Setup of v47:
## AHBPERIPH
module AHBPERIPH(
  input  wire        HCLK,
  input  wire        HRESETn,
  input  wire [31:0] HADDR,
  input  wire [1:0]  HTRANS,
  input  wire        HWRITE,
  input  wire [31:0] HWDATA,
  output wire [31:0] HRDATA,
  output wire        HREADY,
  input  wire        RsRx,
  output wire        RsTx,
  input  wire        capture_event,
  output wire        PWM_OUT,
  input  wire [15:0] GPIOIN,
  output wire [15:0] GPIOOUT,
  output wire [6:0]  seg,
  output wire        dp,
  output wire [3:0]  an,
  output wire        uart_irq,
  output wire        timer_irq,
  output wire        gpio_irq
);
Size: about 4000 cells after synthesis, about 680 flip-flops, about 150 I/O pins.
export LEC_CHECK = 0
export ABC_AREA = 1
export CAP_MARGIN = 35
export CELL_PAD_IN_SITES_DETAIL_PLACEMENT = 2
export CORE_MARGIN = 6
export CORE_UTILIZATION = 35
export GPL_ROUTABILITY_DRIVEN = 1
export MAX_ROUTING_LAYER = met4
export PLACE_DENSITY_LB_ADDON = 0.17
export SETUP_SLACK_MARGIN = -0.14
export SLEW_MARGIN = 20
export TNS_END_PERCENT = 10
create_clock -name core_clock -period 6.39 [get_ports {HCLK}]
run.sh (not shown) runs the stock make flow with config.mk's settings and CLKGATE_MAP_FILE=.
[inputs] v18 vs v47
- GPL_ROUTABILITY_DRIVEN no longer set, was 1
- PLACE_DENSITY_LB_ADDON no longer set, was 0.17
- PLACE_DENSITY now 0.36, previously not set
- CTS_CLUSTER_SIZE now 93, previously not set
- SETUP_SLACK_MARGIN now -0.46, was -0.14
- CORE_UTILIZATION now 65, was 35
- CELL_PAD_IN_SITES_DETAIL_PLACEMENT no longer set, was 2
- MAX_ROUTING_LAYER no longer set, was met4
- TNS_END_PERCENT now 15, was 10
- CORE_MARGIN now 2, was 6
- CAP_MARGIN now 20, was 35
- the clock period (ns, I/O delays scaled along) now 5.81, was 6.39
Findings:
v18 ran to completion and came out clean on the timing, design-rule and antenna checks.
v18 vs v47, highest routed metal layer: met5 vs met4
Delta (v18 minus v47): number of well taps went down 585, final clock period utilization by the worst path rose 3.2 points, worst-case register-to-register setup slack decreased by 0.36 ns relative to the old numbers.
[inputs] v17 vs v18
- TNS_END_PERCENT now 5, was 15
- CTS_CLUSTER_SIZE now 13, was 93
- PLACE_DENSITY no longer set, was 0.36
- PLACE_DENSITY_LB_ADDON now 0.27, previously not set
- SETUP_SLACK_MARGIN now 1.2, was -0.46
- CTS_CLUSTER_DIAMETER now 359, previously not set
- CORE_UTILIZATION now 72, was 65
- ABC_AREA no longer set, was 1
- the clock period (ns, I/O delays scaled along) now 4.08, was 5.81
- v17 and v18 all finish clean.
- Higher actual transition at the worst max-transition pin was reported by v18, not v17.
- v18 → v17: clock skew +0.014 ns; register-to-register slack -1.70 ns; worst max-slew margin expressed relative to the limit +6.9 points.
Input-level comparison between v28 and v17:
- TNS_END_PERCENT no longer set, was 5
- CTS_CLUSTER_SIZE no longer set, was 13
- PLACE_DENSITY now 0.6, previously not set
- CORE_UTILIZATION now 40, was 72
- PLACE_DENSITY_LB_ADDON no longer set, was 0.27
- CTS_CLUSTER_DIAMETER no longer set, was 359
- SETUP_SLACK_MARGIN no longer set, was 1.2
- the clock period (ns, I/O delays scaled along) now 14.7, was 4.08
==> results <==
Looking at highest metal layer with signal wires, the met5 result is from v28; the met4 one comes from v17.
Diff v17 -> v28: final clock period utilization by the worst path shows a reduction of 39 points, power dissipated by switching net loads fell by 72%, net switching fraction of the power moved down.
What v39 does differently from v28 at the input level:
- changing CORE_UTILIZATION from 40 to 42
- changing the clock period (ns, I/O delays scaled along) from 14.7 to 7.3
==> comparison <==
Between v28 and v39, the power is lower for v28. Maximum number of pins on one net before global-route repair: higher on v28. Against v28, post-route non-filler standard cell count in v39 fell slightly. Pin slew with the least headroom to its limit of v39 is on par with v28. Between v28 and v39, the count of clock-buffer cells in the layout is lower for v39.
[inputs] v42 vs v39
- changing CORE_UTILIZATION from 42 to 52
- changing the clock period (ns, I/O delays scaled along) from 7.3 to 9.41
[summary]
- v42: done, clean on timing, DRC and antenna
- v42 vs. v39: number of stages on the worst hold path did not really move; sequential share of layout area up 0.47 points; total power dropped 2.0 mW; logic gate share of total power held.
- Diff v39 -> v42: setup slack at placement has increased; final instance area lost 320 um^2; internal power consumption has decreased; final cell count without fillers now sits lower; routed wire length decreased by 2700 um relative to the old numbers.
- In the tables for v42 and v39, detailed router's first-iteration violation count reads higher with v39.

========
Starting RTL as in the previous note.
Design AHBPERIPH, start of the top module:
module AHBPERIPH(
  input  wire        HCLK,
  input  wire        HRESETn,
  input  wire [31:0] HADDR,
  input  wire [1:0]  HTRANS,
  input  wire        HWRITE,
  input  wire [31:0] HWDATA,
  output wire [31:0] HRDATA,
  output wire        HREADY,
  input  wire        RsRx,
  output wire        RsTx,
  input  wire        capture_event,
  output wire        PWM_OUT,
  input  wire [15:0] GPIOIN,
  output wire [15:0] GPIOOUT,
  output wire [6:0]  seg,
  output wire        dp,
  output wire [3:0]  an,
  output wire        uart_irq,
  output wire        timer_irq,
  output wire        gpio_irq
);
clock: 11.6 ns
lec_check: 0
abc_area: 1
cap_margin: 20
cell_pad_in_sites_detail_placement: 0
cell_pad_in_sites_global_placement: 3
core_margin: 4
core_utilization: 21
cts_cluster_diameter: 247
gpl_routability_driven: 1
hold_slack_margin: 0.07
place_density_lb_addon: 0.01
slew_margin: 20
tns_end_percent: 75
The baseline finished clean.
Change:
- ABC_AREA: 1 -> not set
- CELL_PAD_IN_SITES_DETAIL_PLACEMENT: 0 -> not set
- CELL_PAD_IN_SITES_GLOBAL_PLACEMENT: 3 -> not set
- CORE_MARGIN: 4 -> 2
- CORE_UTILIZATION: 21 -> 70
- CTS_CLUSTER_DIAMETER: 247 -> 359
- CTS_CLUSTER_SIZE: not set -> 13
- GPL_ROUTABILITY_DRIVEN: 1 -> not set
- HOLD_SLACK_MARGIN: 0.07 -> not set
- PLACE_DENSITY: not set -> 0.6
- PLACE_DENSITY_LB_ADDON: 0.01 -> not set
- SETUP_SLACK_MARGIN: not set -> 0.4
- TNS_END_PERCENT: 75 -> not set
- clock period: 11.6 -> 4.2 ns (I/O delays scaled with it)
Clock power went up by 78%; non-clock buffer count goes up by 32; setup slack gets worse by 4.2 ns; sequential power came out higher to 2.9 times its value; count of clock-buffer cells in the layout came out lower by 34; sequential cell count does not change; via count drops by 26%; first-iteration DRC count is higher by 46%; die area came out lower by 73%; final area decreases by 14%; combinational power came out higher to 4.9 times its value.

========
Starting RTL as in the previous note.
clock: 10.0 ns
lec_check: 0
abc_area: 1
cap_margin: 20
cell_pad_in_sites_detail_placement: 1
core_margin: 9
core_utilization: 27
cts_cluster_diameter: 382
cts_cluster_size: 22
gpl_timing_driven: 1
min_routing_layer: met1
place_density_lb_addon: 0.18
setup_slack_margin: 0.19
slew_margin: 0
tns_end_percent: 30
The starting point finished with timing, DRC and antenna clean.
Edit:
- ABC_AREA: 1 -> not set
- CORE_MARGIN: 9 -> 2
- CORE_UTILIZATION: 27 -> 40
- CTS_CLUSTER_DIAMETER: 382 -> not set
- CTS_CLUSTER_SIZE: 22 -> not set
- GPL_TIMING_DRIVEN: 1 -> not set
- HOLD_SLACK_MARGIN: not set -> 0.26
- MIN_ROUTING_LAYER: met1 -> met2
- PLACE_DENSITY_LB_ADDON: 0.18 -> 0.0
- SETUP_SLACK_MARGIN: 0.19 -> 1.38
=> Sequential share of layout area grows by 3.9 points. Non-clock buffer count increases by 1. Worst setup slack is better by 0.0080 ns. Combinational power is higher by 90%.

========
## job 101
AHBPERIPH again, from the RTL that the note above started with.
clock: 4.06 ns
lec_check: 0
cap_margin: 10
core_aspect_ratio: 1.03
core_margin: 2
core_utilization: 72
cts_cluster_diameter: 303
cts_cluster_size: 15
hold_slack_margin: 0.3
max_routing_layer: met4
setup_slack_margin: 1.02
slew_margin: 20
tns_end_percent: 5
Job 101 finished every stage and its layout cleared the timing, design-rule and antenna checks.
Here is what was changed in the inputs of job 102 compared with job 101.
# job 101
export LEC_CHECK = 0
export CAP_MARGIN = 10
export CORE_ASPECT_RATIO = 1.03
export CORE_MARGIN = 2
export CORE_UTILIZATION = 72
export CTS_CLUSTER_DIAMETER = 303
export CTS_CLUSTER_SIZE = 15
export HOLD_SLACK_MARGIN = 0.3
export MAX_ROUTING_LAYER = met4
export SETUP_SLACK_MARGIN = 1.02
export SLEW_MARGIN = 20
export TNS_END_PERCENT = 5
create_clock -name core_clock -period 4.06 [get_ports {HCLK}]
# job 102
export LEC_CHECK = 0
export CAP_MARGIN = 15
export CORE_MARGIN = 2
export CORE_UTILIZATION = 72
export CTS_CLUSTER_DIAMETER = 356
export MAX_ROUTING_LAYER = met4
export PLACE_DENSITY = 0.6
export SETUP_SLACK_MARGIN = -0.39
export SLEW_MARGIN = 20
create_clock -name core_clock -period 4.06 [get_ports {HCLK}]
Findings:
- The flow completed for job 102, but it is not clean: the layout still shows setup timing.
- Number of vias in the routed layout delta (job 102 − job 101): favourable
- Job 102 ends up with a clock power that is 27% higher than in job 101.
- Job 101 and job 102 ended up with roughly the same xor-xnor portion of the synthesized cell area.
- The detailed-placement wirelength estimate of job 102 was superior to that of job 101.
- Non-clock buffer contribution to total cell area: job 102 vs job 101 down 1.7 points
- Number of filler instances in the final layout was lower in job 101 than in job 102.
- Compared with job 101, job 102 instantiates a smaller number of cells.
- Layout clock buffer count delta for job 102 relative to job 101: 7.8% higher
- Lower final area among job 102 and job 101: job 102
- Any difference in cell count after placement between job 101 and job 102 is small enough to ignore.

========
tundra:
Starting RTL as in the previous note.
Settings: LEC_CHECK=0, CAP_MARGIN=20, CORE_ASPECT_RATIO=1.92, CORE_MARGIN=2, CORE_UTILIZATION=64, CTS_CLUSTER_DIAMETER=109, MAX_ROUTING_LAYER=met5, PLACE_DENSITY_LB_ADDON=0.0, SLEW_MARGIN=35, TNS_END_PERCENT=60; clock period 4.91 ns.
The following lists how indigo was set up differently from tundra:
# tundra
export LEC_CHECK = 0
export CAP_MARGIN = 20
export CORE_ASPECT_RATIO = 1.92
export CORE_MARGIN = 2
export CORE_UTILIZATION = 64
export CTS_CLUSTER_DIAMETER = 109
export MAX_ROUTING_LAYER = met5
export PLACE_DENSITY_LB_ADDON = 0.0
export SLEW_MARGIN = 35
export TNS_END_PERCENT = 60
create_clock -name core_clock -period 4.91 [get_ports {HCLK}]
# indigo
export LEC_CHECK = 0
export CAP_MARGIN = 20
export CORE_MARGIN = 2
export CORE_UTILIZATION = 40
export PLACE_DENSITY = 0.6
export SETUP_SLACK_MARGIN = -0.05
export SLEW_MARGIN = 20
create_clock -name core_clock -period 7.3 [get_ports {HCLK}]
Total die size, tundra and indigo: lower on tundra
Higher fraction of power spent switching nets among tundra and indigo: tundra
Compared to tundra, indigo shows a wider setup margin.
Worst hold slack: indigo vs tundra up 0.23 ns
indigo vs tundra, via count of the first global-routing pass went down by 3.7%.
Going from tundra to indigo, area after detailed placement now larger; non-clock buffer count fell about 9%; flip-flop count neither gained nor lost much.
Setup changes, indigo to nickel
# indigo
export LEC_CHECK = 0
export CAP_MARGIN = 20
export CORE_MARGIN = 2
export CORE_UTILIZATION = 40
export PLACE_DENSITY = 0.6
export SETUP_SLACK_MARGIN = -0.05
export SLEW_MARGIN = 20
create_clock -name core_clock -period 7.3 [get_ports {HCLK}]
# nickel
export LEC_CHECK = 0
export CAP_MARGIN = 15
export CORE_MARGIN = 2
export CORE_UTILIZATION = 72
export CTS_CLUSTER_DIAMETER = 28
export CTS_CLUSTER_SIZE = 36
export MAX_ROUTING_LAYER = met4
export PLACE_DENSITY = 0.6
export SETUP_SLACK_MARGIN = 0.53
export SLEW_MARGIN = 20
create_clock -name core_clock -period 4.14 [get_ports {HCLK}]
==> comparison <==
- Between nickel and indigo, it is nickel whose clock network power consumption is higher, by about 200%.
- Compare indigo and nickel | insertion delay to the later sink of the worst-skew pair lower: indigo
- Per the comparison of nickel with indigo, utilization now larger, post-route non-filler standard cell count -163.
- Although it ran to completion, nickel produced a layout that fails the final checks because of setup timing.
- When the final numbers for indigo and nickel were put side by side, the number of cells after detailed placement turned out to be smaller in nickel.
## Diff of input files: zinc against nickel
# nickel
export LEC_CHECK = 0
export CAP_MARGIN = 15
export CORE_MARGIN = 2
export CORE_UTILIZATION = 72
export CTS_CLUSTER_DIAMETER = 28
export CTS_CLUSTER_SIZE = 36
export MAX_ROUTING_LAYER = met4
export PLACE_DENSITY = 0.6
export SETUP_SLACK_MARGIN = 0.53
export SLEW_MARGIN = 20
create_clock -name core_clock -period 4.14 [get_ports {HCLK}]
# zinc
export LEC_CHECK = 0
export CAP_MARGIN = 20
export CORE_MARGIN = 2
export CORE_UTILIZATION = 40
export HOLD_SLACK_MARGIN = 0.26
export MIN_ROUTING_LAYER = met2
export SLEW_MARGIN = 20
create_clock -name core_clock -period 10.0 [get_ports {HCLK}]
Findings:
Per the final summary, zinc finished and its layout is clean on timing, DRC and antenna.
Comparing nickel and zinc, the lower final routed wirelength across all metal layers was measured on zinc.
Number of nets in the layout ends up higher on nickel.
zinc does better than nickel on maximum vdd drop.
From nickel to zinc the numbers moved as follows: number of buffers created by CTS has decreased; tapcell count has increased.
Row worst setup slack: zinc higher / nickel lower
zinc vs. nickel: final antenna diode count went down by 4.
| power | zinc vs nickel | 0.015 W lower |
Between nickel and zinc, reg2reg setup slack is lower for nickel, zinc comes in above that.
Reported for nickel and zinc, number of pins with negative max-slew slack in the final report turned out identical to the last digit.
zinc — share of total power in combinational logic 1.0 points higher, nickel as reference
Setup changes, zinc to sierra
# zinc
export LEC_CHECK = 0
export CAP_MARGIN = 20
export CORE_MARGIN = 2
export CORE_UTILIZATION = 40
export HOLD_SLACK_MARGIN = 0.26
export MIN_ROUTING_LAYER = met2
export SLEW_MARGIN = 20
create_clock -name core_clock -period 10.0 [get_ports {HCLK}]
# sierra
export LEC_CHECK = 0
export ABC_AREA = 1
export CAP_MARGIN = 20
export CELL_PAD_IN_SITES_DETAIL_PLACEMENT = 1
export CORE_MARGIN = 2
export CORE_UTILIZATION = 27
export MIN_ROUTING_LAYER = met1
export PLACE_DENSITY_LB_ADDON = 0.18
export SETUP_SLACK_MARGIN = 0.19
export SLEW_MARGIN = 0
export TNS_END_PERCENT = 30
create_clock -name core_clock -period 10.0 [get_ports {HCLK}]
[summary]
- Going from zinc to sierra, final area grew by more than 10%.
- The synthesized cell area in sierra is 1.12 times that in zinc.
- On final critical delay including setup and external delays: sierra sits below zinc.
- Switching portion of total power: zinc and sierra compared, lower one is sierra
- In sierra, core occupancy in the finished layout is lower than in zinc.
- Re count of state elements after synthesis: no difference whatsoever between zinc and sierra.

========
Starting RTL as in the previous note.
make LEC_CHECK=0 CAP_MARGIN=10 CORE_ASPECT_RATIO=1.03 CORE_MARGIN=2 CORE_UTILIZATION=72 CTS_CLUSTER_DIAMETER=29 CTS_CLUSTER_SIZE=15 HOLD_SLACK_MARGIN=-0.1 MAX_ROUTING_LAYER=met4 SETUP_SLACK_MARGIN=0.55 SLEW_MARGIN=20 TNS_END_PERCENT=100 finish   # period 4.06 ns
The starting point produced a layout that fails on setup timing.
Next try:
Settings changed: CAP_MARGIN 10 to 15, CORE_ASPECT_RATIO 1.03 to unset, CTS_CLUSTER_DIAMETER 29 to 195, CTS_CLUSTER_SIZE 15 to unset, HOLD_SLACK_MARGIN -0.1 to unset, PLACE_DENSITY set to 0.37, SETUP_SLACK_MARGIN 0.55 to unset, TNS_END_PERCENT 100 to unset.
=> The new run finished but fails on setup timing; count of clock-buffer cells in the layout went down by 76; worst hold slack improved by 0.086 ns; register-to-register slack improved by 0.35 ns; sequential power went down slightly; setup slack improved by 0.38 ns; cell area went down by roughly a tenth; power went down by a quarter to a third; utilization went down by 10 points; synthesized area stays the same.
No activity file was given, so power comes from the tool's default toggle rates.
